P:
==> flow/design.v (excerpt) <==
module WorkingFinal(input clk, input reset, input wire[15:0] mem_rdata, output wire[15:0] mem_addr, output wire[15:0] mem_wdata, output wire mem_we, output wire halt);
Size: roughly 3,300 cells after synthesis, about 240 flip-flops, about 52 I/O pins, roughly 23,000 sq um of cells after synthesis.
==> flow/config.mk <==
export PLATFORM = sky130hd
export DESIGN_NAME = WorkingFinal
export DESIGN_NICKNAME = WorkingFinal
export VERILOG_FILES = /design/flow/design.v
export SDC_FILE = /design/flow/constraint.sdc
export NUM_CORES = 4
export LEC_CHECK = 0
export ABC_AREA = 1
export CAP_MARGIN = 10
export CELL_PAD_IN_SITES_DETAIL_PLACEMENT = 0
export CELL_PAD_IN_SITES_GLOBAL_PLACEMENT = 1
export CORE_MARGIN = 3
export CORE_UTILIZATION = 17
export CTS_CLUSTER_SIZE = 80
export GPL_ROUTABILITY_DRIVEN = 1
export HOLD_SLACK_MARGIN = 0.05
export MAX_ROUTING_LAYER = met4
export MIN_ROUTING_LAYER = met2
export PLACE_DENSITY_LB_ADDON = 0.23
export SLEW_MARGIN = 0
==> flow/constraint.sdc <==
create_clock -name core_clock -period 28.0 [get_ports {clk}]
set_input_delay 5.6000 -clock core_clock [delete_from_list [all_inputs] [get_ports {clk}]]
set_output_delay 5.6000 -clock core_clock [all_outputs]
set_load 0.01 [all_outputs]
run.sh (not shown) runs the stock make flow with config.mk's settings and CLKGATE_MAP_FILE=.
P: no failed stages, no open violations at the end
What Q does differently from P at the input level:
- PLACE_DENSITY_LB_ADDON: 0.23 -> unset
- GPL_ROUTABILITY_DRIVEN: 1 -> 0
- PLACE_DENSITY: unset -> 0.65
- CORE_MARGIN: 3 -> 2
- CORE_UTILIZATION: 17 -> 72
- ABC_AREA: 1 -> 0
- SLEW_MARGIN: 0 -> 10
- SETUP_SLACK_MARGIN: unset -> -1.68
- MIN_ROUTING_LAYER: met2 -> unset
- MAX_ROUTING_LAYER: met4 -> unset
- the clock period (ns, I/O delays scaled along): 28.0 -> 63.6
Notes after the runs:
- Summary of P and Q: one run falls short of a clean finish, namely Q.
- Q did not finish: a tool error stopped it during global placement without I/O (3_1_place_gp_skip_io).
- NOTE site row count P->Q decreased by more than half
- Delta (Q minus P): core utilization at floorplan grew by 56 points, yosys-reported design area after synthesis rose 1100 sq um, number of cells in the yosys synthesis report dropped 10%, share of flip-flops with an asynchronous set or reset after synthesis held, post-synth net total went down 339.
- Q ends up with higher xor and xnor fraction of the mapped netlist area than P does.
- Compared with P, Q shows a share of cell area taken by muxes after synthesis that is 6.6 points higher.
- Against P, die area in Q fell by more than half.
- In Q the synthesized area turned out 1100 sq um higher than in P.
- Synthesized cell count | Q below P
diff inputs: Q => R
- CELL_PAD_IN_SITES_DETAIL_PLACEMENT no longer set, was 0
- SETUP_SLACK_MARGIN no longer set, was -1.68
- ABC_AREA no longer set, was 0
- CELL_PAD_IN_SITES_GLOBAL_PLACEMENT no longer set, was 1
- CORE_UTILIZATION now 40, was 72
- SLEW_MARGIN now 20, was 10
- CAP_MARGIN now 20, was 10
- CTS_CLUSTER_SIZE no longer set, was 80
- PLACE_DENSITY no longer set, was 0.65
- GPL_ROUTABILITY_DRIVEN no longer set, was 0
- HOLD_SLACK_MARGIN no longer set, was 0.05
- the clock period (ns, I/O delays scaled along) now 29.0, was 63.6
## What came out
R ended with every stage complete and zero timing, DRC or antenna violations.
Compared R against Q; xor and xnor fraction of the mapped netlist area within noise.
From Q to R, netlist area before placement did not move at all.
Per the comparison of R with Q, die outline width grew by about 33%; post-synth area from yosys stat held steady; synthesized netlist net count held steady.
R vs Q: area of the die up by more than half
Changes observed in R relative to Q: part of the Yosys area used for sequential elements was more or less identical, standard cell core area went up by 81%.
Note that the y dimension of the die recorded for Q amounts to 0.75 times the value seen in R.
Going from Q to R, gate count of the mapped netlist has remained practically unchanged, initial standard-cell utilization of the core now sits lower.
Edits applied to the flow inputs when going from R to S:
- swapping 40 for 65 in CORE_UTILIZATION
- putting SETUP_SLACK_MARGIN at 5.0 where nothing was set
- swapping 29.0 for 19.3 in the clock period (ns, I/O delays scaled along)
--- outcome ---
- R was carried through to the last stage, and its layout satisfied the timing, DRC and antenna checks.
- S did not finish: a tool error stopped it during global routing (5_1_grt).
- Comparing S and R, the lower effective utilization at floorplan is on R.
- S -> R: number of storage elements in the synthesis netlist delta 0, exact match
- Area of the core shrinks by more than a quarter when moving from R to S.
- Summary of S over R: adder-cell share of the synthesized area was more or less identical, setup slack after placement fell by 5.98 ns, overall die width now smaller.
- [compare] base=R new=S: post-CTS repair timing setup buffer count now sits higher, number of placed instances with taps included now sits higher, die area now sits lower.
